### design/flow/config.mk
export PLATFORM = sky130hd
export DESIGN_NAME = LASER
export DESIGN_NICKNAME = LASER
export VERILOG_FILES = /design/flow/design.v
export SDC_FILE = /design/flow/constraint.sdc
export NUM_CORES = 4
export LEC_CHECK = 0
export ABC_AREA = 1
export CAP_MARGIN = 20
export CORE_MARGIN = 2
export CORE_UTILIZATION = 72
export CTS_CLUSTER_DIAMETER = 348
export SLEW_MARGIN = 20
### design/flow/constraint.sdc
create_clock -name core_clock -period 3.21 [get_ports {CLK}]
set_input_delay 0.6420 -clock core_clock [delete_from_list [all_inputs] [get_ports {CLK}]]
set_output_delay 0.6420 -clock core_clock [all_outputs]
set_load 0.01 [all_outputs]
### design/flow/design.v
module LASER(
	CLK,
	RST,
	X,
	Y,
	C1X,
	C1Y,
	C2X,
	C2Y,
	DONE
);
input 		    CLK, RST;
input [3:0]         X, Y;
output reg	    DONE;
output reg [3:0]    C1X, C1Y, C2X, C2Y;
parameter    s_idle    = 'd0,
	     s_input   = 'd1,
	     s_circle1 = 'd2,
             s_circle2 = 'd3,
	     s_check   = 'd4,
	     s_output  = 'd5;
integer    i,j;
reg 	     map[0:15][0:15];
reg [2:0]    current_state, next_state;
reg [5:0]    cover_num1, best_num1, cover_num2, best_num2, previous_sum; 	
reg [6:0]    cnt, cnt1;
reg signed [4:0]    bias_x, bias_y;
reg signed [4:0]    cur_x, cur_y, cir1_x, cir1_y, cir2_x, cir2_y;
reg signed [4:0]    best_x1, best_y1, best_x2, best_y2;
reg signed [4:0]    last_x1, last_y1, last_x2, last_y2;
wire	convergence, search_finish, delay_flag;
wire    outside_x1, outside_y1, outside_x2, outside_y2;
wire signed[5:0]    dis1, dis2; 		
assign dis1 = (cur_x-cir1_x)*(cur_x-cir1_x) + (cur_y-cir1_y)*(cur_y-cir1_y);
assign dis2 = (cur_x-cir2_x)*(cur_x-cir2_x) + (cur_y-cir2_y)*(cur_y-cir2_y);
assign search_finish = (cnt == 'd63 && cnt1 == 'd80);
assign delay_flag = (cnt1 == 'd80);
assign convergence = (best_num1 + best_num2 <= previous_sum );
assign outside_x1 = (cir1_x + bias_x > 'd15 || cir1_x + bias_x < 0);
assign outside_y1 = (cir1_y + bias_y > 'd15 || cir1_y + bias_y < 0);
assign outside_x2 = (cir2_x + bias_x > 'd15 || cir2_x + bias_x < 0);
assign outside_y2 = (cir2_y + bias_y > 'd15 || cir2_y + bias_y < 0);
always@(posedge CLK) begin
        if(RST)	
            current_state <= s_idle;
        else	
	    current_state <= next_state;
end
always@(*) begin
        next_state = current_state;
        case(current_state)
            s_idle   : 			     next_state = s_input;
	    s_input  :  if(cnt == 'd39)	     next_state = s_circle1;
	    s_circle1:  if(search_finish)    next_state = s_circle2;
	    s_circle2:  if(search_finish)    next_state = s_check;
	    s_check  :  if(convergence)	     next_state = s_output;
	                else	             next_state = s_circle2;
	    s_output : 			     next_state = s_input;
        endcase
end
always@(posedge CLK) begin
        case(current_state)
            s_idle   :  if(RST)			       cnt <= 'd0;  
	    s_input  :  if(cnt == 'd39)		       cnt <= 'd0;
		        else 			       cnt <= cnt+1;
	    s_circle1:  if(next_state == s_circle2)    cnt <= 'd0;
		        else if(delay_flag)	       cnt <= cnt+1;
	    s_circle2:  if(next_state == s_check)      cnt <= 'd0;     
	                else if(delay_flag)	       cnt <= cnt+1;
	    s_output :				       cnt <= 'd0;					
        endcase
end
always@(posedge CLK) begin
        case(current_state)
            s_idle   :  if(RST)		  cnt1 <= 'd0;  
	    s_circle1:  if(delay_flag)    cnt1 <= 'd0;
	                else 		  cnt1 <= cnt1+1;
	    s_circle2:  if(delay_flag)	  cnt1 <= 'd0;
		        else 		  cnt1 <= cnt1+1;
	    s_output :			  cnt1 <= 'd0;
    endcase
end
always@(posedge CLK) begin
        case(current_state)
            s_idle   : if(RST)
		           for(i=0;i<16;i=i+1)
		               for(j=0;j<16;j=j+1)
		                   map[i][j] <= 'd0;
	    s_input  : map[X][Y] <= 'd1;
	    s_output : for(i=0;i<16;i=i+1)
		           for(j=0;j<16;j=j+1)
			       map[i][j] <= 'd0;		
        endcase
end
always@(posedge CLK) begin
	case(current_state)
		s_idle   : if(RST)    cur_x <= 0;
		s_circle1: 	      cur_x <= (outside_x1) ? 0 : cir1_x + bias_x;
		s_circle2:	      cur_x <= (outside_x2) ? 0 : cir2_x + bias_x;
		s_output : 	      cur_x <= 0;
	endcase
end
always@(posedge CLK) begin
	case(current_state)
		s_idle   : if(RST)    cur_y <= 0;
		s_circle1: 	      cur_y <= (outside_y1) ? 0 : cir1_y + bias_y;
		s_circle2:	      cur_y <= (outside_y2) ? 0 : cir2_y + bias_y;
		s_output : 	      cur_y <= 0;
	endcase
end
always@(posedge CLK) begin
	case(current_state)
	    s_idle   : 	if(RST)    
                            begin	
                                cir1_x <= 2; 			
                                cir1_y <= 0; 		 	
                            end
	    s_circle1:  if(delay_flag)			
			    begin	
			        if(cir1_x == 'd14)	
                                    begin	
                                        cir1_x <= 2; 			
                                        cir1_y <= cir1_y+2; 	
                                    end
			        else				
                                    begin	
                                        cir1_x <= cir1_x + 2;
				    end
			     end
			 else if(delay_flag)		
                             begin	
                                 cir1_x <= cir1_x + 2;
			     end 
	     s_check  :  if(!convergence)
		             begin   
                                 cir1_x <= best_x2;
		                 cir1_y <= best_y2;
		             end  
	     s_output :	 begin	
                             cir1_x <= 2; 			
                             cir1_y <= 0;
 			 end
	 endcase
end
always@(posedge CLK) begin
	case(current_state)
	    s_idle   : 	if(RST)					
                            begin
                                cir2_x <= 2; 			
                                cir2_y <= 0; 			
                            end
	    s_circle2:  if(delay_flag)
			    begin	
			        if(cir2_x == 'd14)	
                                    begin	
                                        cir2_x <= 2; 			
                                        cir2_y <= cir2_y+2;
                                    end
				else
				    begin
                                	cir2_x <= cir2_x + 2;
				    end
			     end
	    s_check  :  if(!convergence)
		            begin	
                                cir2_x <= 2; 			
                                cir2_y <= 0; 			
                            end
	    s_output :	
		        begin	
                            cir2_x <= 2; 			
                            cir2_y <= 0; 			
                        end
	endcase
end
always@(posedge CLK) begin
	case(current_state)
	    s_idle   :  if(RST)					
                            begin	
                                best_x1 <= 0; 
                                best_y1 <= 0; 												
                            end
	    s_circle1:  if(delay_flag)			
                            begin	
                                best_x1 <= (cover_num1 > best_num1) ? cir1_x : best_x1;
				best_y1 <= (cover_num1 > best_num1) ? cir1_y : best_y1;
                            end
	    s_check  :  if(!convergence)		
                            begin	
                                best_x1 <= best_x2;
			        best_y1 <= best_y2;										
                            end
	    s_output :							
                            begin	
                                best_x1 <= 0; 
				best_y1 <= 0; 												
                            end
	endcase
end
always@(posedge CLK) begin
	case(current_state)
            s_idle   : 	if(RST)					
                            begin
	                        best_x2 <= 0; 
				best_y2 <= 0;
 			    end
	    s_circle2:  if(delay_flag)			
                            begin
                         	best_x2 <= (cover_num2 > best_num2) ? cir2_x : best_x2;
				best_y2 <= (cover_num2 > best_num2) ? cir2_y : best_y2;
                            end 
	    s_output :	begin	
                            best_x2 <= 0; 
			    best_y2 <= 0; 	
                        end
	endcase
end
always@(posedge CLK) begin
	case(current_state)
	    s_idle   : if(RST) 					
                           bias_x <= -'d4;
	    s_circle1: if(bias_x == 'd4)
		           bias_x <= -'d4;
		       else
			   bias_x <= bias_x+1;
	    s_circle2: if(bias_x == 'd4)		
                           bias_x <= -'d4;
		       else	
			   bias_x <= bias_x+1;
	    s_output : bias_x <= -'d4;
	endcase
end
always@(posedge CLK) begin
	case(current_state)
	    s_idle   : if(RST) 					
                           bias_y <= -'d4;
	    s_circle1: if(delay_flag)			
                           bias_y <= -'d4;
		       else if(bias_x == 'd4)	
                           bias_y <= bias_y+1;	 			
	    s_circle2: if(delay_flag)			
                           bias_y <= -'d4;
		       else if(bias_x == 'd4)	
                           bias_y <= bias_y+1;	
	    s_output : bias_y <= -'d4;
	endcase
end
always@(posedge CLK) begin
	case(current_state)
	    s_idle   : if(RST) 												
                           cover_num1 <= 'd0;
	    s_circle1: if(delay_flag)										
                           cover_num1 <= 'd0;
		       else if(outside_x1 || outside_y1)					
                           cover_num1 <= cover_num1;
		       else if(dis1 <= 'sd16  && map[cur_x][cur_y] == 'd1)	
                           cover_num1 <= cover_num1+1;					 
	    s_output : 						 								
                       cover_num1 <= 'd0;
	endcase
end
always@(posedge CLK) begin
	case(current_state)
	    s_idle   : if(RST) 												
                           best_num1 <= 'd0;
	    s_circle1: if(delay_flag)										
                           best_num1 <= (cover_num1 > best_num1) ? cover_num1 : best_num1;					
	    s_check  : if(!convergence)										
                           best_num1 <= best_num2;		
	    s_output : 														
                           best_num1 <= 'd0;
	endcase
end
always@(posedge CLK) begin
	case(current_state)
	    s_idle   : if(RST) 												
                           cover_num2 <= 'd0;				
	    s_circle2: if(delay_flag)										
                           cover_num2 <= 'd0;
		       else if(outside_x2 || outside_y2)					
                           cover_num2 <= cover_num2;
		       else if(dis2 <= 'sd16  && map[cur_x][cur_y] == 'd1)	
                           cover_num2 <= (dis1 > 'sd16) ? cover_num2+1 : cover_num2;	
	    s_output : 														
                       cover_num2 <= 'd0;
	endcase
end
always@(posedge CLK) begin
	case(current_state)
	    s_idle   : if(RST) 												
                           best_num2 <= 'd0;				
	    s_circle2: if(delay_flag)										
                           best_num2 <= (cover_num2 > best_num2) ? cover_num2 : best_num2;
	    s_check	 : if(!convergence)										
                           best_num2 <= 'd0;
	    s_output : 														
                           best_num2 <= 'd0;
	endcase
end
always@(posedge CLK) begin
	case(current_state)
	    s_idle   : if(RST) 	           previous_sum <= 'd0;				
	    s_check  : if(!convergence)    previous_sum <= best_num1 + best_num2;	
	    s_output : 		           previous_sum <= 'd0;
	endcase
end
always@(posedge CLK) begin
	if(current_state == s_check && !convergence)
	begin
	    last_x1 <= best_x1;
	    last_y1 <= best_y1;
	    last_x2 <= best_x2;
	    last_y2 <= best_y2;
	end
	else if(current_state == s_output)
	begin
            last_x1 <= 'd0;
	    last_y1 <= 'd0;
	    last_x2 <= 'd0;
	    last_y2 <= 'd0;
	end
end
always@(posedge CLK) begin
	if(next_state == s_output)    DONE <= 'd1;
	else			      DONE <= 'd0;
end
always@(posedge CLK) begin
	if(next_state == s_output) 
	begin
	    C1X <= last_x1[3:0];
	    C1Y <= last_y1[3:0];
	    C2X <= last_x2[3:0];
	    C2Y <= last_y2[3:0];
	end
	else
	begin
	    C1X <= 'd0;
	    C1Y <= 'd0;
	    C2X <= 'd0;
	    C2Y <= 'd0;
	end
end
endmodule 
### design/flow/run.sh
#!/bin/bash
# the make line also repeats each setting of config.mk as NAME=value (left out here)
make -C /OpenROAD-flow-scripts/flow DESIGN_CONFIG=/design/flow/config.mk WORK_HOME=/design/flow/orfs CLKGATE_MAP_FILE= finish
==> results of run 1 <==
-- what timing repair did --
action                     4_1_cts  5_1_grt
buffers inserted                12        9
setup endpoints to repair       84       91
gates resized                   67       28
gates cloned                     2        1
pin swaps                       42       29
-- layout make-up --
cell class / instances / area (µm²) / area share (%)
multi-input combinational: 1645 / 9530 / 42.5
clock inverter: 15 / 194 / 0.865
tap: 341 / 427 / 1.90
sequential: 384 / 8750 / 39.0
timing repair buffer: 153 / 1390 / 6.20
clock buffer: 59 / 1200 / 5.34
inverter: 246 / 931 / 4.15
-- through the flow --
stage          utilization (%)  worst slack (ns)
2_1_floorplan                -             -1.66
3_3_place_gp              76.5             -1.94
3_5_place_dp              76.5             -2.08
4_1_cts                   83.4             -2.01
5_1_grt                   84.1             -2.42
6_report                  84.1             -2.17
-- metal layers --
layer  up-vias  GRT usage [%]
met5         -              0
met4         0           13.7
met3       192           6.77
met2      1138           61.6
met1      8543           52.6
li1       8263              -
==> run summary, run 1 <==
Latest figures from synthesis and place and route.

The run finished, with violations left. The checks that failed: negative setup slack. The clock share of power is around two fifths.

The number of placed instances, taps included, is approximately 2700. The finished cells cover between 0.02 and 0.025 mm². The weighted congestion reported at the end of routability-driven placement is 0.887. The library cell with the largest summed area after synthesis is sky130_fd_sc_hd__dfxtp_1. STA lists the startpoint of the worst hold path as map[225]$_DFF_P_. The routed layout has approximately 18000 vias.

Summed over all layers, the routed wires come to roughly 56000 µm. The uppermost layer routed is met4. The design draws approximately 12 mW. The most instantiated flip-flop cell in the synthesis netlist is sky130_fd_sc_hd__dfxtp_1. The power report shows net switching accounting for 26.5% of the total. Leaving out filler cells and counting taps, the final layout contains around 2800.

The via count of the first global-routing pass is 16848. The number of diodes added for antenna fixing is 0. The parity-gate share of the synthesized area counting xor and xnor cells is 2.26%. Along the worst hold path, the cell count comes to 2. At the end of the flow, the number of nets in the layout was ~2600. The critical path startpoint category is a flop. The initial utilization of the core area, before any placement, comes to 72.6%.

The setup TNS after final layout is -51.69 ns. The fmax is 0.186 GHz. The sequential cell fraction of total power is 44.0%. The gate count after technology mapping is 2427. The worst setup path category is flop to flop. The biggest slice of the total power is consumed by sequential cells. The number of enable-type register cells in the synthesized netlist is 106. The final tally of setup violations is 90. The clock tree buffer depth is 3. The floorplan die height is 168 µm. Power spread over the standard cell area amounts to 518 mW/mm². The die area is ~0.028 mm². The shortest clock period the worst path allows after layout is 5.38 ns.

On the final layout, the worst hold slack is roughly 0.48 ns. The number of antenna violations at the first check in global routing is 0. The script parses the final routing iteration and logs DRC violations as 0.

Sequential cells were found to cover ~45% of the synthesized design area. The initial detailed-routing violation count is roughly 2800. The startpoint of the lowest-slack register-to-register path is cur_x[1]$_SDFFCE_PP0P_.

The peak fanout along the critical path is 6. The cell occurring most often along the worst timing path is sky130_fd_sc_hd__fa_1. The path type of the worst min-delay path is flop to flop. The count of distinct cell types in the synthesized netlist is 48. The clock network latency to the later pin of the worst-skew pair is 0.55 ns. The half-perimeter wire length after detailed placement is between 30000 and 40000 µm. The slew check shows that the tightest pin keeps a relative margin of ~16%.

The number of H-tree levels is 2. After detailed routing, the met2 layer carries between 20000 and 30000 µm of wire. The final setup slack of the worst path is -2.17 ns. During I/O placement, the number of pins put on the boundary was 27. The number of warnings the tools reported is ~45. The longest incremental delay of any stage on the critical path is reported as about 0.51 ns. The die width is roughly 170 µm. The most common cell in the synthesized netlist is sky130_fd_sc_hd__nand3_1. For this run, the number of Yosys warnings is 1. The worst setup path endpoint is cover_num2[5]$_SDFFCE_PN0P_. The period utilization is 168%. The worst-case reg-to-reg setup slack stands at -2.17 ns.

The pin closest to its max-slew limit shows a slew of roughly 1.3 ns. The net switching power in the latest report is about 3.1 mW. The worst hold endpoint is map[225]$_DFF_P_. The overall global routing resource usage is a little under two fifths.

The clock transition at the registers of the reported paths is roughly 0.060 ns. The power drawn by the clock network is around 5 mW. Together, buffers and inverters on the worst path number 4. The worst-case IR drop observed on VDD is about 0.00046 V. The count of buffers inserted at the top-level ports is 22. The first global-routing pass estimated a little under 90000 µm of wire.

The cell family with the largest share of critical-path delay is adder cells. The tool flagged a number of max-cap violations equal to 0. For reference, compound AND-OR and OR-AND cells occupy 11.1% of the area reported after synthesis. The proportion of synthesized flip-flops having asynchronous set or reset is 0%. TritonCTS built the clock tree.

The cell chosen for the clock root is sky130_fd_sc_hd__clkbuf_16. In this run the cell area measured after placement is roughly 0.020 mm². For reference, the top cells by count after synthesis are sky130_fd_sc_hd__nand3_1 (512), sky130_fd_sc_hd__nand2_1 (382), sky130_fd_sc_hd__dfxtp_1 (278). After clock tree synthesis, the flow added hold-fix buffers numbering 0. Per the post-synthesis stats, the area per cell is approximately 8.0 µm². In this run, power in flip-flops and latches comes to approximately 5.1 mW. Between the synthesized netlist and the finished layout, the area growth was recorded as 15.8%. The data required time of the worst path is 3.45 ns. The total overflow left after global routing is 0. The slowest library cell on the worst path is sky130_fd_sc_hd__fa_1.

The critical path endpoint category is a flop. The cell-internal power is around 8.5 mW. After synthesis, the design contains 2427 cells according to Yosys. Per the final timing report, the hold violations number 0. Per STA, the worst path is made up of ha_1 -> o21ai_2 -> nand2_1 -> xor2_1 -> nor2_1 -> inv_1 -> fa_1 -> inv_2 -> ha_4 -> fa_1 -> ha_1 -> inv_2 -> fa_1 -> inv_1 -> ha_2 -> xnor2_2 -> xor2_1 -> xnor2_1 -> nor2_1 -> nor3_2 -> nand4_1 -> nand2_2.

Across the routed clock network, the largest skew measured is between 0.015 and 0.02 ns. The endpoint of the most critical register-to-register path is cover_num2[5]$_SDFFCE_PN0P_. The routed design uses ~6300 µm of met3 wire. Counting the buffers created by CTS gives between 40 and 50.

For this run, the detailed router reports a per-instance via density of 6.38. The arrival time at the worst endpoint is 5.62 ns. In the synthesized netlist, mux cells make up 0% of the area. The worst setup path startpoint is cur_x[1]$_SDFFCE_PP0P_. Setup repair after global routing could not meet its margin everywhere. The first-pass iteration count of the detailed router is 5. The number of nets still failing antenna checks after routing is 0. Of the total synthesized cell area, the portion taken by full adders, half adders and majority gates is ~8%. Per the synthesis report, the simple-gate share of the synthesized area is between 20% and 30%. The layout has 1605 filler cells. The final max-slew violation count recorded for this run is 0. The combinational power is about 1.7 mW.

The area fraction of the largest cell type after synthesis is between 20 and 30%. The total number of cells along the worst setup path is 22. The mapped cell area is roughly 0.019 mm². In this run the standard cell core region covers 0.0267 mm². In the synthesized netlist, the dominant kind of combinational cell is simple AND/OR/NAND/NOR gates. The count of cells along the worst register-to-register path is 22. The area reported by Yosys stat is approximately 0.019 mm². Entering global routing, the biggest net connects ~230 pins. The wire length per cell after detailed routing is between 15 and 20 µm. The CTS sink count is approximately 380. The synthesis report lists the most area-consuming cells as sky130_fd_sc_hd__dfxtp_1 (29%), sky130_fd_sc_hd__edfxtp_1 (16%), sky130_fd_sc_hd__nand3_1 (13%), sky130_fd_sc_hd__nand2_1 (7.4%), sky130_fd_sc_hd__o21ai_0 (7.0%). The number of core rows is 60. The routed wirelength on the met1 layer is recorded as approximately 22000 µm.

Per the synth log, the flip-flop and latch total comes to ~380. The combinational share of power is around 14%. For this design the static power due to leakage is about 9.0 nW.
==> run 2, diff against run 1 <==
- ABC_AREA: 1 -> default
- CORE_UTILIZATION: 72 -> 65
- CTS_CLUSTER_DIAMETER: 348 -> 29
- TNS_END_PERCENT: default -> 5
- clock period: 3.21 -> 3.55 ns (I/O delays scaled with it)
==> run summary, run 2 <==
Latest figures from synthesis and place and route.

The count of distinct cell types in the synthesized netlist is 71. In the post-synthesis netlist, the biggest area contributors are sky130_fd_sc_hd__dfxtp_1 (30%), sky130_fd_sc_hd__edfxtp_1 (17%), sky130_fd_sc_hd__mux4_2 (7.4%), sky130_fd_sc_hd__o21ai_0 (6.8%), sky130_fd_sc_hd__ha_1 (6.4%). The flow ran to the end, but the layout failed its checks. The worst setup path endpoint is cover_num1[5]$_SDFFCE_PN0P_. The critical path endpoint category is a flop. Checking max transition, the worst relative margin is between 30% and 40%.

The floorplan core density is 66.2%. The final setup slack of the worst path is -1.78 ns. The setup slack of the worst register-to-register path is -1.78 ns. The clock share of power is a little under three fifths. The gate count after technology mapping is between 1500 and 2000.

Between the synthesized netlist and the finished layout, the area growth was recorded as 22.4%. The critical hold path startpoint is map[5]$_DFF_P_. The switching part of the total power is 25.3%.

The die width is between 150 and 200 µm. The weighted congestion reported at the end of routability-driven placement is between 0.8 and 0.9. The number of warnings the tools reported is 38.

The critical path goes through buf_6 -> ha_1 -> o21a_1 -> nor2_2 -> xnor2_2 -> nand2_2 -> fa_1 -> inv_2 -> ha_4 -> fa_1 -> ha_1 -> inv_2 -> fa_1 -> inv_1 -> ha_2 -> xnor2_2 -> xnor2_1 -> xnor2_1 -> xnor2_1 -> nor2_1 -> or3_4 -> o21bai_4. The sum of buffers and inverters on the critical path is 4. In the Yosys report the total cell count is 1811. The area inside the core boundary is ~0.028 mm². Yosys mapped a number of flops with a built-in enable equal to about 110. At the pin with the least slew margin, the transition time is roughly 0.94 ns.

Between clock sinks in the finished design, the worst skew comes to 0.0328 ns. Data on the critical path arrives at its endpoint at roughly 5.6 ns. The combinational power is 1.33 mW. The worst setup path category is flop to flop. The pin count of the biggest net entering global routing is between 90 and 100. On the critical path, the stage with the largest delay is an instance of sky130_fd_sc_hd__fa_1. The finished layout holds between 2000 and 2500 standard cells, fillers aside. The proportion of synthesized flip-flops having asynchronous set or reset is 0%. The most used standard cell by instance count after synthesis is sky130_fd_sc_hd__nand2_1. Counting along the longest clock path gives a buffer depth of 3.

The cell family with the largest share of critical-path delay is adder cells. Endpoints failing hold in the final report were tallied at 0. According to the I/O placement log, the pin count is 27. The count of buffers inserted at the top-level ports is 22. The die area is between 0.02 and 0.03 mm². In the synthesized netlist, the cells that appear most often are sky130_fd_sc_hd__nand2_1 (313), sky130_fd_sc_hd__dfxtp_1 (278), sky130_fd_sc_hd__o21ai_0 (248).

The overall overflow remaining after global route is 0. The final tally of setup violations is 19. The cell-mix breakdown from Yosys lists the adder-cell area share as between 8 and 9%. TritonCTS built the clock tree. The cell chosen for the clock root is sky130_fd_sc_hd__clkbuf_16.

The most instantiated flip-flop cell in the synthesis netlist is sky130_fd_sc_hd__dfxtp_1. The clock H-tree reported by CTS has 3 levels. The number of antenna violations at the first check in global routing came to 1. The library cell with the largest summed area after synthesis is sky130_fd_sc_hd__dfxtp_1. On the reported timing paths, the clock transition at the registers reads roughly 0.05 ns. The number of buffers inserted during clock tree synthesis is roughly 80. Per the summary, power density relative to cell area is around 600 mW/mm². The total detailed-routing wirelength is 48400 µm.

For this run, the script counts the antenna cells in the layout as 0. Max-slew check failures listed in the final report amount to 0. The count of nets left with antenna violations once routing finished came out at 0.

The area fraction in compound gates after synthesis is approximately 14%. Per the timing report, the most critical flop-to-flop path finishes at cover_num1[5]$_SDFFCE_PN0P_. The synthesized netlist devotes between 3 and 4% of its cell area to XOR and XNOR gates. The synthesized design contains 384 register bits. The max-capacitance violation count is 0.

The area share of the leading cell type in the synthesized netlist is ~30%. The clock tree has to reach between 300 and 400 sinks. Once iteration 0 of detailed routing completed, the report listed approximately 1300 DRC markers. The tightest min-delay check is of the flop to flop type. The cell count after placement is about 2200. The data required time of the worst path is roughly 3.8 ns.

The power report attributes to the combinational group a share of 9.8%. The critical path startpoint category is a flop. The switching component of the power was reported as between 3 and 4 mW.

The final timing report derives a shortest allowable period of 5.33 ns. For this run, the chip area from Yosys synthesis comes to approximately 0.018 mm². The floorplan die height is approximately 170 µm. The power in sequential cells is between 4 and 5 mW.

Per STA, the startpoint of the critical path is cur_x[1]$_SDFFCE_PP0P_. The sequential cell fraction of total power is between 30 and 40%. The peak fanout along the critical path is 6.

In the log, the iteration count for the first detailed-route pass is 5. Looking at the hold checks, the worst path lands on map[5]$_DFF_P_. The layout has roughly 1800 filler cells. In this run the critical register-to-register path is launched from cur_x[1]$_SDFFCE_PP0P_. The first global-routing pass estimated approximately 77000 µm of wire. The top contributor to total power is clock.

The via count of the first global-routing pass was around 15000. The simple-gate share of the synthesized area is between 10% and 20%. Setup repair after global routing could not meet its margin everywhere. The post-layout total power is 13.5 mW. The number of core rows is between 60 and 70. The finished design was reported to have a net count of about 2000. The highest ir drop seen on vdd is approximately 0.00042 V. The worst register-to-register path has a depth of 22. In this design, the stage delay of the slowest critical-path cell is 0.53 ns.

The wire length per cell after detailed routing is 20.4 µm. The fmax is about 0.19 GHz. Per the skew report, the later register of the worst-skew pair sees a clock latency of between 0.5 and 0.6 ns. The average instance in the mapped netlist occupies around 10 µm². Counting buffers and inverters, the worst setup path is 22 cells deep. The synthesized netlist occupies a cell area of around 0.018 mm².

Dividing the detail-routed via count by the number of cells gives between 6 and 7. The cell-internal power is between 10 and 15 mW. The routed layout reports a DRC error count of 0. The leakage power in the latest report is 8.79 nW. The routed layout has about 14000 vias.

Among the non-sequential cells, simple AND/OR/NAND/NOR gates take the most area. The multiplexer share of the synthesized area is between 8 and 9%. The checks that failed were negative setup slack.

The half-perimeter wire length after detailed placement is about 31000 µm. Measured on the finished design, the core utilization comes to about four fifths. The period utilization is 150%. The clock network power reported by the tool is 7.56 mW.

The number of synthesis warnings is 1. The worst hold path cell count is 2. After synthesis, flip-flops and latches occupy a little under half of the total area.

The overall global routing resource usage is 33.5%.
-- run 2: layout make-up --
| cell class | count | area (µm²) | share of cell area, % |
|---|---|---|---|
| sequential | 384 | 8750 | 38.9 |
| multi-input combinational | 1246 | 9020 | 40.1 |
| timing repair buffer | 145 | 1190 | 5.28 |
| clock inverter | 56 | 671 | 2.98 |
| inverter | 80 | 300 | 1.33 |
| clock buffer | 90 | 2100 | 9.34 |
| tap | 378 | 473 | 2.10 |
-- run 2: layer usage --
metal	share of wire, %	vias to the layer above	global-route usage [%]
li1	-	6674	-
met3	5.7	135	5.63
met1	40	6977	41.2
met5	0	-	0
met2	50	514	57.6
met4	4.2	0	16.3
-- run 2: per-stage QoR --
stage	setup TNS, ns	hold WS (ns)	worst slack [ns]	cell area, µm²
after global placement	-20.64	0.427	-1.66	19600
after global routing	-25.81	0.469	-2.03	22500
after detailed placement	-25.72	0.438	-1.84	19600
after CTS	-21.00	0.448	-1.74	22400
after floorplan	-18.38	0.417	-1.55	18400
final	-21.21	0.445	-1.78	22500
-- run 2: what timing repair did --
item	CTS	global route
hold endpoints to repair	0	0
gates resized	14	15
setup buffers	5	0
hold buffers	0	0
endpoints found under the setup margin	62	83
pin swaps	18	13
==> run 3, diff against run 2 <==
- ABC_AREA: default -> 0
- CAP_MARGIN: 20 -> 25
- CELL_PAD_IN_SITES_DETAIL_PLACEMENT: default -> 1
- CELL_PAD_IN_SITES_GLOBAL_PLACEMENT: default -> 0
- CORE_ASPECT_RATIO: default -> 1.0
- CORE_MARGIN: 2 -> 6
- CORE_UTILIZATION: 65 -> 70
- CTS_CLUSTER_DIAMETER: 29 -> 161
- CTS_CLUSTER_SIZE: default -> 59
- GPL_TIMING_DRIVEN: default -> 1
- HOLD_SLACK_MARGIN: default -> 0.23
- MAX_ROUTING_LAYER: default -> met4
- PLACE_DENSITY_LB_ADDON: default -> 0.09
- SETUP_SLACK_MARGIN: default -> 0.53
- TNS_END_PERCENT: 5 -> 65
- clock period: 3.55 -> 5.3 ns (I/O delays scaled with it)
==> run summary, run 3 <==
Numbers from the implementation run.

The run stopped with a tool error. Per the run summary, the flow got no further than clock tree synthesis (4_1_cts). The tool reported: "[ERROR DPL-0033] detailed placement checks failed during check placement". The simple-gate share of the synthesized area is 13.8%.

The number of core rows is around 58. Including well taps, the total number of placed cells is approximately 2100. The synthesized flop and latch total is 384.

Per the OpenROAD floorplan log, the area of the core is 0.0255 mm². Per the synth stats, the proportion of register bits with asynchronous set or reset is 0%. After detailed placement, the total cell area comes to ~0.019 mm². The placement report lists the number of port buffers as 22. The half-perimeter wire length after detailed placement is approximately 45000 µm.

In this run, synthesis inferred 106 flip-flops with an integrated enable. The gate count after technology mapping is ~1800. The pre-CTS setup slack is -0.345 ns.

The combinational family with the most area after synthesis is simple AND/OR/NAND/NOR gates. The sequential fraction of the synthesis area is 47.6%. The area share of the leading cell type in the synthesized netlist is a little under a third. For this run, the number of Yosys warnings is 1. Routability-driven placement finished with a final weighted congestion of slightly below 0.9. The die width is between 150 and 200 µm. Ranked by total cell area, the synthesized netlist is headed by sky130_fd_sc_hd__dfxtp_1 (30%), sky130_fd_sc_hd__edfxtp_1 (17%), sky130_fd_sc_hd__mux4_2 (7.4%), sky130_fd_sc_hd__o21ai_0 (6.8%), sky130_fd_sc_hd__ha_1 (6.4%).

The number of cells in the yosys synthesis report is 1811. The floorplan core density is between 70% and 80%. The synthesized design spends more area on one cell type than any other, namely sky130_fd_sc_hd__dfxtp_1. The floorplan die height is between 150 and 200 µm. Counting instances in the post-synthesis netlist gives the leading cell types as sky130_fd_sc_hd__nand2_1 (313), sky130_fd_sc_hd__dfxtp_1 (278), sky130_fd_sc_hd__o21ai_0 (248).

The mapped cell area is 0.0184 mm². The gate-level netlist out of Yosys references slightly above 70 unique cell types. In this run the count of I/O pins placed on the die edge is 27. The multiplexer share of the synthesized area is 8.36%. The die area is 0.0303 mm². Post-synth the commonest register cell is sky130_fd_sc_hd__dfxtp_1. The area fraction in compound gates after synthesis is around 14%. Yosys instantiated no cell more often than sky130_fd_sc_hd__nand2_1. The cell-mix breakdown from Yosys lists the XOR/XNOR area share as approximately 3.4%. The synthesized netlist devotes approximately 8.6% of its cell area to adder and majority cells. For this run, the chip area from Yosys synthesis comes to approximately 0.018 mm². The mean cell area of the mapped netlist is about 10 µm².
-- run 3: stage by stage --
| stage | setup TNS [ns] | utilization [%] |
|---|---|---|
| after global placement | 0 | 73.8 |
| after detailed placement | -3.90 | 73.8 |
| after floorplan | 0 | - |
==> run 4, diff against run 3 <==
- CAP_MARGIN: 25 -> 40
- CELL_PAD_IN_SITES_DETAIL_PLACEMENT: 1 -> 0
- CORE_MARGIN: 6 -> 2
- CORE_UTILIZATION: 70 -> 72
- CTS_CLUSTER_DIAMETER: 161 -> 374
- CTS_CLUSTER_SIZE: 59 -> 17
- HOLD_SLACK_MARGIN: 0.23 -> -0.07
- MAX_ROUTING_LAYER: met4 -> default
- PLACE_DENSITY_LB_ADDON: 0.09 -> 0.0
- SETUP_SLACK_MARGIN: 0.53 -> 0.76
- clock period: 5.3 -> 5.16 ns (I/O delays scaled with it)
==> run summary, run 4 <==
Latest figures from synthesis and place and route.

The synthesis run identifies the leading combinational cell family as simple AND/OR/NAND/NOR gates. The floorplan has slightly below 60 rows. The most used standard cell by instance count after synthesis is sky130_fd_sc_hd__nand2_1.

The worst path in the final design needs a cycle of 5.34 ns, including I/O delays and setup. For reference, the critical path is captured by cover_num1[4]$_SDFFCE_PN0P_. Of the total synthesized cell area, the portion taken by AND-OR and OR-AND cells is between 10 and 15%. The tally of non-filler cells in the final layout is 2146. Looking at the setup timing report, the critical path kind is flop to flop. After detailed routing, the number of vias per cell comes to between 6 and 7. The synthesized-area fraction occupied by adder cells is under 10%. The cell that appears most often on the critical path is sky130_fd_sc_hd__xnor2_1. The synthesis run shows multiplexers occupying 8.36% of the cell area. The sequential cell fraction of total power is 53.1%. The share of synthesized area in the top cell type comes to 30.3%.

The worst hold path cell count is 2. Entering global routing, the biggest net connects 121 pins. The overall global routing resource usage is between 30% and 40%. The share of the Yosys chip area taken by registers is between 40 and 50%.

The sequential power reported by the tool is approximately 3.2 mW. The total area inside the core boundary comes to ~0.025 mm². In this run switching power makes up 25.7% of total power. The area added between synthesis and finish is 7.40%.

The vertical die dimension reported for this design is 164 µm. In the Yosys stats the netlist draws on a little over 70 distinct library cells. For the pin with the worst max-slew slack, the measured transition is approximately 0.84 ns.

In this design, the largest share of critical-path delay is due to adder cells. The clock passes through at most 3 buffers. Total power normalized to cell area comes to 304 mW/mm².

The floorplan step set the die width to between 150 and 200 µm. The detail route stage leaves a number of antenna-violating nets equal to 0. The parity-gate share of the synthesized area counting xor and xnor cells is 3.43%.

The clock share of power is 32.8%. The detailed placer reported the number of placed instances as about 2100. Across the routed clock network, the largest skew measured is ~0.024 ns.

The leakage component of the power was reported as roughly 7.4 nW. The mean cell area of the mapped netlist is around 10 µm². After routing, the total negative slack on setup checks comes to -1.76 ns. 0 antenna diodes ended up in the layout. The clock network latency to the later pin of the worst-skew pair is roughly 0.56 ns.

The area reported by Yosys stat is about 0.018 mm². Dividing the detail-routed wire length by the instance count gives approximately 21 µm. After floorplanning, the die was sized to cover about 0.027 mm². The overall overflow remaining after global route is 0. According to the timing report, the critical path is launched from cur_x[1]$_SDFFCE_PP0P_. The clock transition at the registers of the reported paths is roughly 0.08 ns. The combinational power is between 0.8 and 0.9 mW. The proportion of synthesized flip-flops having asynchronous set or reset is 0%.

The simple-gate share of the synthesized area is around 14%. The slowest library cell on the worst path is sky130_fd_sc_hd__fa_1. The period utilization is 103%. Across all setup checks in the final design, the least slack found is -0.179 ns. STA classifies the critical path startpoint as a flop. The relative max-transition margin is ~43%. The floorplan core density is between 70% and 80%. The worst hold endpoint is map[94]$_DFF_P_. Per the CTS log, the maximum H-tree level is 1. The final timing report counts setup violations totalling 12.

The arrival time at the worst endpoint is 5.58 ns. The combinational share of power is between 10% and 20%. The internal power of the cells totals around 4.5 mW. In this run the critical path is formed by fa_2 -> a21o_1 -> a21oi_2 -> xnor2_1 -> nand2_1 -> fa_1 -> inv_2 -> ha_4 -> fa_1 -> ha_1 -> inv_2 -> fa_1 -> inv_1 -> ha_2 -> xnor2_2 -> xnor2_1 -> xnor2_1 -> xnor2_1 -> nor2_1 -> or3_4 -> o21bai_4. The total number of cells along the worst setup path is 21. The count of final hold-check violations is 0. The routed layout has around 14000 vias.

Looking at the VDD voltage map, the peak drop is approximately 0.00031 V. The count of cells along the worst register-to-register path is 21. The gate count after technology mapping is between 1500 and 2000. Note that the worst hold path type here is flop to flop. The critical path's largest stage delay is around 0.55 ns.

The tree built by TritonCTS fans out to about 380 sinks. The most instantiated flip-flop cell in the synthesis netlist is sky130_fd_sc_hd__dfxtp_1. In this run the critical register-to-register path is launched from cur_x[1]$_SDFFCE_PP0P_. The dominant power group in this design is sequential cells. The first-pass GRT wire length is around 70000 µm. In this run the worst path has a maximum fanout of 6. The weighted congestion reported at the end of routability-driven placement is 0.883. The synthesized design contains ~380 register bits. Note, the detailed placer reported a final HPWL of approximately 30000 µm. The first-pass iteration count of the detailed router is 5.

The endpoint of the most critical register-to-register path is cover_num1[4]$_SDFFCE_PN0P_. The number of warnings reported in the stage logs is 40. The net switching power in the latest report is between 1.5 and 2 mW. The number of nets in the layout is 1929. The CTS tree is done. The DRC violations left is 0. The total detailed-routing wirelength is around 45000 µm. Setup repair after global routing could not meet its margin everywhere. Pin placement for this block handled 27 I/O pins. Per the timing report, the achievable frequency comes out to 0.187 GHz. The number of enable-type register cells in the synthesized netlist is 106. The number of synthesis warnings is 1.

Summed over the clock group, the power is about 2.0 mW. The via count of the first global-routing pass is approximately 13000. The data required time of the worst path is between 5 and 6 ns.

TritonCTS created 26 clock buffers. The script reports the combined buffer and inverter count of the critical path as 3. The number of cells in the yosys synthesis report is 1811. In this run the cell area of the synthesized design comes to 0.0184 mm². Ranked by total cell area, the synthesized netlist is headed by sky130_fd_sc_hd__dfxtp_1 (30%), sky130_fd_sc_hd__edfxtp_1 (17%), sky130_fd_sc_hd__mux4_2 (7.4%), sky130_fd_sc_hd__o21ai_0 (6.8%), sky130_fd_sc_hd__ha_1 (6.4%). The synthesized design spends more area on one cell type than any other, namely sky130_fd_sc_hd__dfxtp_1. The count of buffers inserted at the top-level ports is 22. For this block, the initial DRC count from the detailed router was roughly 1300. Looking at hold timing, the worst path starts from map[94]$_DFF_P_. The checks that failed were negative setup slack. Hold repair after CTS inserted 0 buffers. The number of antenna violations at the first check in global routing came to 0.

The cell chosen for the clock root is sky130_fd_sc_hd__clkbuf_16. Across all register-to-register paths, the minimum setup slack is -0.18 ns. Ranked by instance count, the synthesized netlist is headed by sky130_fd_sc_hd__nand2_1 (313), sky130_fd_sc_hd__dfxtp_1 (278), sky130_fd_sc_hd__o21ai_0 (248). The critical path endpoint category is a flop. In this run the maximum-capacitance check reported violations numbering 0. The total count of max-transition violations in the final report is 0. The run finished, with violations left.
[run 4: area by class of cell]
class / instances / area [µm²]
sequential: 384 / 8750
inverter: 80 / 300
clock inverter: 1 / 8.76
timing repair buffer: 67 / 581
clock buffer: 38 / 717
tap: 330 / 413
multi-input combinational: 1246 / 8970
fill: 1681 / 5370
[run 4: timing repair]
action | in CTS | in global routing
resized | 10 | 6
pin swaps | 22 | 20
setup buffers | 3 | 1
endpoints found under the setup margin | 12 | 19
[run 4: stage by stage]
step	power, mW	utilization (%)	setup slack (ns)	hold slack [ns]	instance area [µm²]
6_report	5.99	78.6	-0.179	0.449	19700
4_1_cts	5.98	78.4	-0.166	0.454	19700
5_1_grt	6.20	78.6	-0.384	0.476	19700
3_5_place_dp	4.03	75.3	-0.220	0.437	18900
3_3_place_gp	3.99	75.2	-0.0405	0.426	18900
2_1_floorplan	3.82	-	0.0626	0.417	18400
[run 4: routing by layer]
| metal | GRT usage [%] | vias up | routed length [µm] |
|---|---|---|---|
| li1 | - | 6337 | - |
| met1 | 44.2 | 6560 | 17800 |
| met2 | 59.8 | 523 | 22300 |
| met3 | 3.86 | 117 | 2820 |
| met4 | 13.0 | 0 | 1790 |
| met5 | 0 | - | 0 |
==> run 5, diff against run 4 <==
- ABC_AREA: 0 -> default
- CAP_MARGIN: 40 -> 20
- CELL_PAD_IN_SITES_DETAIL_PLACEMENT: 0 -> default
- CELL_PAD_IN_SITES_GLOBAL_PLACEMENT: 0 -> default
- CORE_ASPECT_RATIO: 1.0 -> default
- CORE_UTILIZATION: 72 -> 69
- CTS_CLUSTER_DIAMETER: 374 -> default
- CTS_CLUSTER_SIZE: 17 -> default
- GPL_TIMING_DRIVEN: 1 -> default
- HOLD_SLACK_MARGIN: -0.07 -> default
- PLACE_DENSITY_LB_ADDON: 0.0 -> default
- SETUP_SLACK_MARGIN: 0.76 -> default
- TNS_END_PERCENT: 65 -> default
- clock period: 5.16 -> 5.37 ns (I/O delays scaled with it)
==> run summary, run 5 <==
Latest figures from synthesis and place and route.

The flow ran to the end and the layout has no timing, DRC or antenna violations. Synthesis instantiated between 70 and 80 different standard cells from the library. Summing the areas of all xor and xnor instances in the mapped netlist gives between 3 and 4% of the synthesized area. The combinational power is between 0.8 and 0.9 mW. The flow measured a signed area growth from synthesis to layout of 10.7%. The number of maximum-capacitance violations recorded for the run is 0. According to the floorplan report, the placeable core area is between 0.02 and 0.03 mm². The clock transition at the registers of the reported paths is roughly 0.060 ns. The slew at the pin with the worst max-slew slack is 1.02 ns.

The endpoint of the most critical register-to-register path is cover_num1[5]$_SDFFCE_PN0P_. The number of core rows is ~59. Of all nets on the critical path, the largest fanout is 6. The fmax is between 0.15 and 0.2 GHz.

For this run, the leading register cell type out of synthesis is sky130_fd_sc_hd__dfxtp_1. Sorting the synthesized cells by how often they occur yields sky130_fd_sc_hd__nand2_1 (313), sky130_fd_sc_hd__dfxtp_1 (278), sky130_fd_sc_hd__o21ai_0 (248). The average instance in the mapped netlist occupies 10.1 µm². The area fraction in compound gates after synthesis is about 14%. Sequential cells burn 46.0% of the power. The die area is approximately 0.028 mm². The half-perimeter wire length after detailed placement is slightly above 30000 µm. The critical path's slowest stage uses the library cell sky130_fd_sc_hd__fa_1.

STA classifies the critical path startpoint as a flop. Counting every sink on the clock net gives 384. In this run the clock root is driven by a sky130_fd_sc_hd__clkbuf_16. The global route stage reports its total congestion overflow as 0. The area reported by Yosys stat is ~0.018 mm². Per the detailed-route log, wirelength across all metal layers totals approximately 46000 µm. The leakage power total is ~7.7 nW. The count of buffers inserted at the top-level ports is 22. Data arrives at the worst endpoint at 5.47 ns. The combinational share of power is between 10% and 20%. The clock share of power is roughly two fifths. The gate count after technology mapping is 1811. Summing the sequential cell areas from Yosys gives 47.6% of the chip area. The number of enable-type register cells in the synthesized netlist is between 100 and 150.

The hold buffer count at CTS is 0. The via count of the first global-routing pass is around 14000. The number of inserted filler cells in the final layout is approximately 1800. Warnings raised by the tools during the run amount to 38.

According to the timing report, the critical path is captured at cover_num1[5]$_SDFFCE_PN0P_. The routed layout has roughly 14000 vias. The number of buffers inserted during clock tree synthesis is 39. The number of nets in the layout is 1937. Setup repair after global routing could not meet its margin everywhere. Per the detail_route report, vias per standard cell equal between 6 and 7. The final setup slack of the worst path is between 0.1 and 0.15 ns.

The power in sequential cells is between 3 and 4 mW. From bottom edge to top edge, the die measures 167 µm. The number of nets still failing antenna checks after routing is 0. After synthesis, the cell types taking the most area are sky130_fd_sc_hd__dfxtp_1 (30%), sky130_fd_sc_hd__edfxtp_1 (17%), sky130_fd_sc_hd__mux4_2 (7.4%), sky130_fd_sc_hd__o21ai_0 (6.8%), sky130_fd_sc_hd__ha_1 (6.4%). CTS reports a maximum clock tree buffer depth of 3. At the placement stage, the worst setup path has a slack of -0.147 ns. The critical path's largest stage delay is about 0.53 ns. Data on the critical path is required at its endpoint by roughly 5.6 ns. The highest ir drop seen on vdd is 0.000302 V.

The cell-internal power is 5.02 mW. Per report_power, the top consumer among the power groups is sequential cells. The proportion of synthesized flip-flops having asynchronous set or reset is 0%. The sum of buffers and inverters on the critical path is 6. The synthesized flop and latch total is between 300 and 400. The first-pass iteration count of the detailed router is 27. In this run the critical register-to-register path is launched from cur_x[1]$_SDFFCE_PP0P_. The synthesized netlist occupies a cell area of ~0.018 mm². In the finished design, the share of the clock period the worst path needs comes to 98.1%.

The largest clock skew in the final design is around 0.019 ns. After Yosys synthesis, and, or, nand and nor cells account for roughly 14% of the synthesized area. Power spread over the standard cell area amounts to between 300 and 400 mW/mm². The switching part of the total power is around 25%. In the Yosys report the total cell count is 1811. In the final report, the number of pins over their slew limit comes to 0. In this run the power spent charging and discharging nets is ~1.6 mW. Yosys reports the multiplexer fraction of the synthesized area as ~8.4%. The worst hold path cell count is 2. Listed in order, past its start point the critical path passes fa_2 -> buf_4 -> buf_4 -> xor2_1 -> inv_1 -> fa_1 -> inv_2 -> ha_4 -> fa_1 -> ha_1 -> inv_2 -> fa_1 -> inv_1 -> ha_2 -> xnor2_2 -> xnor2_1 -> xnor2_1 -> xnor2_1 -> nor2_1 -> or3_4 -> o21bai_4. The power drawn by the clock network is between 2 and 3 mW. The worst setup path category is flop to flop.

The worst pin sits at a relative slew slack of 32.0%. The total number of cells along the worst setup path is 21. The CTS tree is done.

The floorplan core density is 70.3%. Counting the warning lines in the Yosys log gives 1. The final timing report counts setup violations totalling 0. The combinational family with the most area after synthesis is simple AND/OR/NAND/NOR gates. The die width is approximately 170 µm. The critical hold path startpoint is map[5]$_DFF_P_. Entering global routing, the biggest net connects about 110 pins. Measured in cells, the most critical reg-to-reg path has a length of 21. The cell count after placement is about 2100. The smallest clock period supported by the final layout is computed as approximately 5.3 ns.

The number of antenna violations at the first check in global routing is 0. The DRC violations left is 0. The weighted congestion reported at the end of routability-driven placement is 0.867. The synthesized netlist devotes under 10% of its cell area to adder and majority cells. The wire length per cell after detailed routing is between 20 and 25 µm.

With fillers left out, the area of the finished cells amounts to roughly 0.020 mm². The worst setup path is captured at a flop. The clock network latency to the later pin of the worst-skew pair is 0.53 ns. The placement stage leaves a total instance area of 0.0188 mm².

The number of diodes added for antenna fixing is 0. The area share of the leading cell type in the synthesized netlist is 30.3%. The path type of the worst min-delay path is flop to flop. The initial detailed-routing violation count is between 1000 and 1500. The area taken by flip-flops and latches is a little under 0.009 mm². The clock tree synthesis step divided the H-tree into 2 levels. The setup check on the worst reg-to-reg path leaves a slack of 0.10 ns. Summed over all failing endpoints, the final setup total negative slack is 0 ns.

The worst hold endpoint is map[5]$_DFF_P_. The final power report lists total power as approximately 6.7 mW. The library cell with the largest summed area after synthesis is sky130_fd_sc_hd__dfxtp_1. OpenSTA lists the critical path startpoint as cur_x[1]$_SDFFCE_PP0P_. The global routing report lists combined usage of all routing layers as between 30% and 40%. In this design, the largest share of critical-path delay is due to adder cells.

The area taken by multi-input logic gates is around 0.0090 mm². 27 I/O pins were placed. The first global-routing pass estimated approximately 73000 µm of wire.

The count of final hold-check violations is 0. For this run the top cell type by instance count after synthesis was sky130_fd_sc_hd__nand2_1. The tally of non-filler cells in the final layout is between 2000 and 2500.
## run 5: area by class of cell
type / instances / share of cell area [%]
clock buffers: 55 / 5.74
repair buffers: 62 / 2.74
multi-input cells: 1246 / 44.2
inverters: 80 / 1.49
well taps: 335 / 2.06
flip-flops and latches: 384 / 43.0
clock inverters: 15 / 0.769
## run 5: through the flow
step	utilization [%]	hold WS (ns)
after global placement	72.1	0.427
after detailed placement	72.1	0.436
after CTS	77.4	0.449
final	77.9	0.445
after floorplan	-	0.417
after global routing	77.9	0.468
## run 5: timing repair
item	4_1_cts	5_1_grt
setup endpoints to repair	12	12
gates cloned	0	0
pin swaps	15	27
resized	12	19
buffers inserted	1	5
## run 5: per-layer routing
layer  GRT usage, %  up-vias  share of wire, %
li1               -     6399                 -
met1           40.2     6573                39
met2           56.8      547                49
met3           5.81      162               6.9
met4           17.7        0               5.6
met5              0        -                 0
==> run 6, diff against run 5 <==
- CAP_MARGIN: 20 -> 0
- CELL_PAD_IN_SITES_GLOBAL_PLACEMENT: default -> 3
- CORE_UTILIZATION: 69 -> 63
- CTS_CLUSTER_DIAMETER: default -> 288
- CTS_CLUSTER_SIZE: default -> 77
- GPL_TIMING_DRIVEN: default -> 0
- HOLD_SLACK_MARGIN: default -> 0.26
- PLACE_DENSITY_LB_ADDON: default -> 0.28
- clock period: 5.37 -> 5.86 ns (I/O delays scaled with it)
==> run summary, run 6 <==
Numbers from the implementation run.

The area fraction in compound gates after synthesis is 13.8%. The tool reported: "[ERROR FLW-0024] Place density exceeds 1.0 (current PLACE_DENSITY_LB_ADDON =  0.28). Please check if the value of  PLACE_DENSITY_LB_ADDON is between 0 and 0.99".

Summed over its instances, the top area cell type makes up between 30 and 40% of the synthesized netlist area. After technology mapping, the gate count stands at about 1800. Among the non-sequential cells, simple AND/OR/NAND/NOR gates take the most area.

After floorplanning, the core was sized to cover approximately 0.029 mm². The number of synthesis warnings is 1. Of the synthesized area, sequential elements account for 47.6%. The number of core rows is approximately 62. The synth_stat.txt file lists the number of cells as 1811.

The most instantiated flip-flop cell in the synthesis netlist is sky130_fd_sc_hd__dfxtp_1. The synthesis run shows multiplexers occupying under 10% of the cell area. The synthesized flop and latch total is between 300 and 400.

Counting flops with an async set or reset pin after synthesis yields a share of 0%. The synthesized netlist has a Yosys-reported chip area of roughly 0.018 mm². The parity-gate share of the synthesized area counting xor and xnor cells is approximately 3.4%. The die width is 175 µm. The run stopped with a tool error. The initial utilization of the core area, before any placement, comes to between 60% and 70%.

The mapped cell area is 0.0184 mm². The most used standard cell by instance count after synthesis is sky130_fd_sc_hd__nand2_1. Per the synthesis report, the adder-cell share of the synthesized area is approximately 8.6%. The stage where the run ended is global placement without I/O (3_1_place_gp_skip_io). The overall die size recorded for this design is between 0.03 and 0.04 mm².

In the synthesized netlist, the cells that appear most often are sky130_fd_sc_hd__nand2_1 (313), sky130_fd_sc_hd__dfxtp_1 (278), sky130_fd_sc_hd__o21ai_0 (248). The floorplan step set the die height to about 170 µm. The count of distinct cell types in the synthesized netlist is 71. The synthesized design contains approximately 110 enable-type register cells.

The mean cell area of the mapped netlist is ~10 µm². Sorting the synthesized cells by area gives the leading types as sky130_fd_sc_hd__dfxtp_1 (30%), sky130_fd_sc_hd__edfxtp_1 (17%), sky130_fd_sc_hd__mux4_2 (7.4%), sky130_fd_sc_hd__o21ai_0 (6.8%), sky130_fd_sc_hd__ha_1 (6.4%). The library cell with the largest summed area after synthesis is sky130_fd_sc_hd__dfxtp_1. The simple-gate share of the synthesized area is roughly 14%.
==> run 7, diff against run 6 <==
- CAP_MARGIN: 0 -> 20
- CELL_PAD_IN_SITES_GLOBAL_PLACEMENT: 3 -> default
- CORE_UTILIZATION: 63 -> 40
- CTS_CLUSTER_DIAMETER: 288 -> default
- CTS_CLUSTER_SIZE: 77 -> default
- GPL_TIMING_DRIVEN: 0 -> default
- HOLD_SLACK_MARGIN: 0.26 -> default
- PLACE_DENSITY_LB_ADDON: 0.28 -> default
- SETUP_SLACK_MARGIN: default -> 0.61
- clock period: 5.86 -> 5.79 ns (I/O delays scaled with it)
==> run summary, run 7 <==
Latest figures from synthesis and place and route.

After synthesis, the most frequently instantiated cells are sky130_fd_sc_hd__nand2_1 (313), sky130_fd_sc_hd__dfxtp_1 (278), sky130_fd_sc_hd__o21ai_0 (248). The CTS tree is done. Clock tree synthesis selected as its root buffer the cell sky130_fd_sc_hd__clkbuf_16. The gate count after technology mapping is about 1800. The mapped cell area is 0.0184 mm².

Yosys reports that the leading cell type by area covers between 30% and 40% of the netlist area. The proportion of synthesized flip-flops having asynchronous set or reset is 0%. The launch point of the critical path was reported as cur_x[1]$_SDFFCE_PP0P_. The multiplexer share of the synthesized area is 8.36%. Once synthesis finished, the tally of register bits stood at about 380. The detailed-route vias per instance is approximately 5.4. During I/O placement, the number of pins put on the boundary was 27. The shortest clock period the worst path allows after layout is 5.43 ns. The share of the core filled with cells in the final layout is 45.6%. The worst setup path category is flop to flop. The report counts max-capacitance violations totalling 0.

Entering global routing, the biggest net connects 222 pins. Looking at the max-slew report, the worst-margin pin has a slew of 1.10 ns. Of the total synthesized cell area, the portion taken by XOR and XNOR cells is 3.43%. The peak fanout along the critical path is 6. The cell-mix breakdown from Yosys lists the simple-gate area share as ~14%. The number of cells in the yosys synthesis report is between 1500 and 2000.

In this run, the synthesized area fraction spent on AND-OR/OR-AND gates is recorded as 13.8%. The H-tree generated during clock tree synthesis spans 2 levels. The flow ran to the end and the layout has no timing, DRC or antenna violations. In the routed netlist, the antenna diode instances number 0.

The synthesized netlist has a Yosys-reported chip area of 0.0184 mm². The combinational share of power is between 10% and 20%. The synthesis report lists the most area-consuming cells as sky130_fd_sc_hd__dfxtp_1 (30%), sky130_fd_sc_hd__edfxtp_1 (17%), sky130_fd_sc_hd__mux4_2 (7.4%), sky130_fd_sc_hd__o21ai_0 (6.8%), sky130_fd_sc_hd__ha_1 (6.4%). Counting the warning lines in the Yosys log gives 1. In the hold timing report, the worst path depth is 2. The pre-CTS setup check shows a worst slack of between 0.2 and 0.25 ns.

The clock network latency to the later pin of the worst-skew pair is between 0.5 and 0.6 ns. The switching part of the total power is roughly 25%. The setup TNS after final layout is 0 ns. The critical hold path startpoint is map[5]$_DFF_P_. Per the final timing report, the hold violations number 0. The fmax is about 0.18 GHz.

The most instantiated flip-flop cell in the synthesis netlist is sky130_fd_sc_hd__dfxtp_1. Across all checked pins, the minimum headroom to the slew limit is between 20% and 30%. As logged by OpenROAD, the buffers inserted on ports number 22. In this run the mean area of a mapped cell was around 10 µm². The combinational family with the most area after synthesis is simple AND/OR/NAND/NOR gates. For this run the aggregate overflow at the end of global routing stands at 0. The worst hold-check slack is about 0.44 ns.

The instance area at placement is about 0.019 mm². Setup repair after global routing could not meet its margin everywhere. For this design the total switching power over the nets is 1.61 mW. The setup slack of the worst register-to-register path is 0.36 ns. The via count is 13290. Of the total power, the clock network draws between 40% and 50%. The combinational power is ~0.7 mW.

The number of core rows is 78. The tally of non-filler cells in the final layout is 2441. The number of nets still failing antenna checks after routing is 0. Counting along the longest clock path gives a buffer depth of 3. The cell-internal power is a little under 5 mW. The synthesized-area fraction occupied by adder cells is between 8 and 9%.

The sequential fraction of the synthesis area is ~48%. The number of antenna violations at the first check in global routing is 0. The period utilization is ~94%.

The global routing report lists combined usage of all routing layers as between 10% and 20%. The wire length per cell after detailed routing is 18.7 µm. The final design instance area without fill is approximately 0.021 mm². The area added between synthesis and finish is 12.6%.

The startpoint of the lowest-slack register-to-register path is cur_x[1]$_SDFFCE_PP0P_. The total number of cells along the worst setup path is 21. The CTS log lists the clock sinks for this run as between 300 and 400.

The completed layout was analyzed and its total power is 6.42 mW. The half-perimeter wire length after detailed placement is between 20000 and 30000 µm. The required time at the worst endpoint is listed as 6.03 ns.

In the log, the iteration count for the first detailed-route pass is 6. The path type of the worst min-delay path is flop to flop. The die area is ~0.048 mm². Per the post-CTS timing run, clock transition at the registers of the reported paths is ~0.05 ns. The first-pass GRT wire length is 72500 µm. The most used standard cell by instance count after synthesis is sky130_fd_sc_hd__nand2_1.

The kind of cell with the highest combined delay along the critical path is adder cells. The worst hold endpoint is map[5]$_DFF_P_. For this run, the slowest stage of the critical path takes about 0.53 ns. The detailed router reported a total wirelength of roughly 46000 µm. Along the critical path, the tally of buffer and inverter instances is 3. The die width is approximately 220 µm. The area inside the core boundary is 0.0454 mm². The number of inserted filler cells in the final layout is 4300. The slowest library cell on the worst path is sky130_fd_sc_hd__fa_1. Warnings raised by the tools during the run amount to 37.

The cell sequence reported for the critical path is fa_2 -> a21o_1 -> a21oi_2 -> xnor2_1 -> nand2_1 -> fa_1 -> inv_1 -> ha_1 -> fa_1 -> ha_1 -> inv_2 -> fa_1 -> inv_1 -> ha_2 -> xnor2_2 -> xnor2_2 -> xnor2_1 -> xnor2_1 -> nor2_2 -> or3_4 -> o21bai_4. The top contributor to total power is clock. The count of cells along the worst register-to-register path is 21.

The count of distinct cell types in the synthesized netlist is between 70 and 80. Setup violations remaining at the end of the flow were counted as 0. Per report_power, the Sequential row totals 2.84 mW. The number of nets in the layout is between 1500 and 2000.

Per the final report, max-transition violations number 0. The arrival time at the worst endpoint is 5.67 ns. The share of total power dissipated in sequential elements is approximately 44%.

The floorplan die height is approximately 220 µm. The worst setup path endpoint is cover_num1[0]$_SDFFCE_PN0P_. The weighted congestion reported at the end of routability-driven placement is between 0.8 and 0.9.

The number of enable-type register cells in the synthesized netlist is 106. The share of the core area taken by cells at floorplan is between 40% and 50%. The worst setup path is launched from a flop.

Power spread over the standard cell area amounts to about 310 mW/mm². In this run, CTS created clock tree buffers numbering 44. The power drawn by the clock network is roughly 2.9 mW. The initial detailed-routing violation count is 1084. The via count of the first global-routing pass is 12887. The worst VDD IR drop from the latest analysis is around 0.00024 V. The largest clock skew in the final design is around 0.036 ns.

The library cell with the largest summed area after synthesis is sky130_fd_sc_hd__dfxtp_1. Across all setup checks in the final design, the least slack found is between 0.3 and 0.4 ns. Once placement completed, the tool counted placed cells totaling approximately 2400.

The worst setup path is captured at a flop. The endpoint of the most critical register-to-register path is cover_num1[0]$_SDFFCE_PN0P_. The DRC violations left is 0.

For this design the static power due to leakage is between 7 and 8 nW.
-- run 7: repair_timing --
item,in CTS,in global routing
hold buffers,0,0
pin swaps,11,6
setup buffers,7,1
endpoints found under the setup margin,12,12
resized,7,7
-- run 7: layout make-up --
class	instances	area [µm²]	area share, %
Sequential cell	384	8750	42.3
Clock inverter	21	243	1.17
Tap cell	600	751	3.63
Inverter	80	300	1.45
Clock buffer	61	1270	6.13
Multi-Input combinational cell	1246	8940	43.2
Timing Repair Buffer	49	435	2.11
-- run 7: metal layers --
metal	global-route usage [%]	vias to the layer above	wire (µm)
met3	3.27	63	2480
met2	31.4	338	21200
met4	5.60	0	830
met5	0	-	0
li1	-	6362	-
met1	26.7	6527	21000
==> run 8, diff against run 7 <==
- ABC_AREA: default -> 0
- CELL_PAD_IN_SITES_DETAIL_PLACEMENT: default -> 0
- CELL_PAD_IN_SITES_GLOBAL_PLACEMENT: default -> 0
- CORE_ASPECT_RATIO: default -> 1.03
- CORE_UTILIZATION: 40 -> 72
- GPL_TIMING_DRIVEN: default -> 1
- HOLD_SLACK_MARGIN: default -> 0.3
- PLACE_DENSITY: default -> 0.64
- SETUP_SLACK_MARGIN: 0.61 -> -0.25
- TNS_END_PERCENT: default -> 65
- clock period: 5.79 -> 3.28 ns (I/O delays scaled with it)
==> run summary, run 8 <==
Latest figures from synthesis and place and route.

In this run the critical path is formed by fa_2 -> a21o_1 -> a21oi_2 -> xnor2_1 -> nand2_1 -> fa_1 -> inv_2 -> ha_4 -> fa_1 -> ha_1 -> inv_2 -> fa_1 -> inv_2 -> ha_4 -> xnor2_4 -> xnor2_2 -> xnor2_2 -> xnor2_1 -> nor2_1 -> or3_4 -> o21bai_4. The tool warning count for the run is 38. The parity-gate share of the synthesized area counting xor and xnor cells is between 3 and 4%. The initial detailed-routing violation count is 1232. The worst register-to-register path ends at cover_num1[2]$_SDFFCE_PN0P_. During placement, the flow inserted port buffers numbering 22. For reference, simple AND, OR, NAND and NOR cells occupy 13.8% of the area reported after synthesis. According to the dpl log, the detail-placed design has an HPWL of around 32000 µm.

The floorplan core density is between 70% and 80%. The library cell with the largest summed area after synthesis is sky130_fd_sc_hd__dfxtp_1. The cell family with the largest share of critical-path delay is adder cells.

Sequential power for this build is about 5 mW. The slew at the pin with the worst max-slew slack is between 0.9 and 1 ns. On the reported timing paths, the clock transition at the registers reads about 0.060 ns.

According to the finish report, the design has a final net count of around 2000. The floorplan report gives the top-level pin count as 27. The worst setup path endpoint is cover_num1[2]$_SDFFCE_PN0P_. The worst setup path is captured at a flop. For reference, the top cells by count after synthesis are sky130_fd_sc_hd__nand2_1 (313), sky130_fd_sc_hd__dfxtp_1 (278), sky130_fd_sc_hd__o21ai_0 (248). Counting every instance in the synthesized netlist gives around 1800.

The run finished, with violations left. The combinational power is ~1.6 mW. The count of distinct cell types in the synthesized netlist is roughly 70. The mean cell area of the mapped netlist is a little over 10 µm². Power spread over the standard cell area amounts to approximately 500 mW/mm². The sequential fraction of the synthesis area is around 48%.

CTS built an H-tree with a depth of 2. The most used standard cell by instance count after synthesis is sky130_fd_sc_hd__nand2_1. The arrival time at the worst endpoint is between 5 and 6 ns. The final timing report counts setup violations totalling about 84. On the worst path, the slowest cell contributes a delay of ~0.57 ns. The synthesized-area fraction occupied by adder cells is under 10%. The cell-internal power is roughly 8.1 mW. Per the OpenROAD power report, switching power amounts to 2.73 mW.

The cell area that synthesis handed to floorplanning was around 0.018 mm². By area, the combinational part of the netlist is dominated by simple AND/OR/NAND/NOR gates. In the final timing run, aggregate negative setup slack is -37.64 ns. The total number of cells along the worst setup path is 21. At the worst endpoint, the required time is ~3.5 ns. The count of final hold-check violations is 0. The worst hold endpoint is map[90]$_DFF_P_. The number of enable-type register cells in the synthesized netlist is ~110.

Combinational cells account for 14.4% of the total power. The first-pass GRT wire length is between 70000 and 80000 µm. The via count is about 14000. The top contributor to total power is sequential cells. The startpoint of the lowest-slack register-to-register path is cur_x[1]$_SDFFCE_PP0P_. Dividing the detail-routed via count by the number of cells gives ~6.3. The clock network latency to the later pin of the worst-skew pair is 0.53 ns.

The number of diodes added for antenna fixing is 0. According to the Yosys statistics, the synthesized design has a chip area of around 0.018 mm². After layout, the worst setup slack is -2.20 ns. Of the total power, the share spent switching nets is ~25%. Post-synth the commonest register cell is sky130_fd_sc_hd__dfxtp_1.

The largest clock skew in the final design is 0.0104 ns. The die area is between 0.02 and 0.03 mm². The worst setup path startpoint is cur_x[1]$_SDFFCE_PP0P_.

The overall global routing resource usage is 35.5%. Hold analysis shows the worst path with a depth of 2. Setup repair after global routing could not meet its margin everywhere. The peak fanout along the critical path is 6. Once detail routing completed, the nets flagged for antenna violations numbered 0. The region available for standard cell placement spans 0.0252 mm².

The clock share of power is approximately two fifths. The placed instances occupy a cell area of 0.0197 mm². In this run the register-to-register setup slack is -2.20 ns. The DRC violations left is 0. The floorplan die height is about 170 µm. After routing the design area is between 0.02 and 0.025 mm². For reference, the most critical setup path is categorized as flop to flop.

TritonCTS built the clock tree. STA lists the startpoint of the worst hold path as map[90]$_DFF_P_. The wire length per cell after detailed routing is between 20 and 25 µm.

The critical path startpoint category is a flop. The highest ir drop seen on vdd is between 0.0004 and 0.0005 V. The via count of the first global-routing pass is ~14000. After synthesis, the cell types taking the most area are sky130_fd_sc_hd__dfxtp_1 (30%), sky130_fd_sc_hd__edfxtp_1 (17%), sky130_fd_sc_hd__mux4_2 (7.4%), sky130_fd_sc_hd__o21ai_0 (6.8%), sky130_fd_sc_hd__ha_1 (6.4%).

The period utilization is 167%. The number of antenna violations at the first check in global routing is 0. Summed over all layers, the global routing overflow is 0. In this run the maximum-capacitance check reported violations numbering 0. Of the post-synthesis cell area, the dominant cell type holds between 30% and 40%. The clock drives 384 sinks. The congestion estimate from routability-driven global placement came to 0.856.

The first-pass iteration count of the detailed router is 7. The total count of max-transition violations in the final report is 0. In this run the layout check failures are negative setup slack. The number of synthesis warnings is 1. For the clock group, total power comes out at 4.26 mW. In this run, post-CTS hold repair placed 0 buffers. The total detailed-routing wirelength is between 40000 and 50000 µm.

Multiplexer cells account for 8.36% of the synthesized area. The sum of buffers and inverters on the critical path is 3. The slowest library cell on the worst path is sky130_fd_sc_hd__fa_1. The proportion of synthesized flip-flops having asynchronous set or reset is 0%.

Per the run report, area growth between synthesis and finish was 15.7%. The area fraction in compound gates after synthesis is between 10% and 20%. For the finished layout, the period the worst path requires is between 5 and 6 ns.

In this build the clock could be raised as far as between 0.15 and 0.2 GHz. The path type of the worst min-delay path is flop to flop. The die width is around 160 µm. The synthesized flop and latch total is ~380.

The sequential cell fraction of total power is a little under half. The root buffer cell chosen for the clock tree is sky130_fd_sc_hd__clkbuf_16. The pin count of the biggest net entering global routing is 57. In this run, CTS created clock tree buffers numbering 38.

The floorplan has 59 rows. The clock tree buffer depth is 3. The number of cells in the yosys synthesis report is 1811.

The count of cells along the worst register-to-register path is 21. The relative max-transition margin is 32.2%. The leakage power total is between 8 and 9 nW.
==> run 8: repair_timing <==
action | in CTS | in global routing
setup endpoints to repair | 66 | 66
pin swaps | 39 | 39
buffers inserted | 10 | 2
resized | 27 | 23
cloned | 0 | 1
==> run 8: cell type report <==
type / count / area (µm²)
Clock buffer: 54 / 1120
Clock inverter: 9 / 77.6
Fill cell: 1430 / 3900
Inverter: 80 / 300
Multi-Input combinational cell: 1246 / 9160
Sequential cell: 384 / 8750
Tap cell: 335 / 419
Timing Repair Buffer: 173 / 1450
==> run 8: layer usage <==
layer | up-vias | track usage, % | routed length [µm]
met5 | - | 0 | 0
met1 | 6930 | 43.5 | 17800
met3 | 187 | 5.07 | 3260
li1 | 6616 | - | -
met2 | 661 | 60.7 | 23600
met4 | 0 | 19.5 | 2880
==> run 8: metrics by stage <==
| step | utilization, % | total power, mW | instances | hold slack (ns) | setup WS (ns) |
|---|---|---|---|---|---|
| 2_1_floorplan | - | 6.02 | 1816 | 0.417 | -1.82 |
| 3_3_place_gp | 78.4 | 6.40 | 2207 | 0.426 | -1.97 |
| 3_5_place_dp | 78.4 | 6.47 | 2207 | 0.438 | -2.20 |
| 4_1_cts | 84.0 | 10.7 | 2280 | 0.451 | -2.10 |
| 5_1_grt | 84.5 | 11.1 | 2281 | 0.469 | -2.37 |
| 6_report | 84.5 | 10.8 | 2281 | 0.449 | -2.20 |
Power and IR drop assume default switching activity.
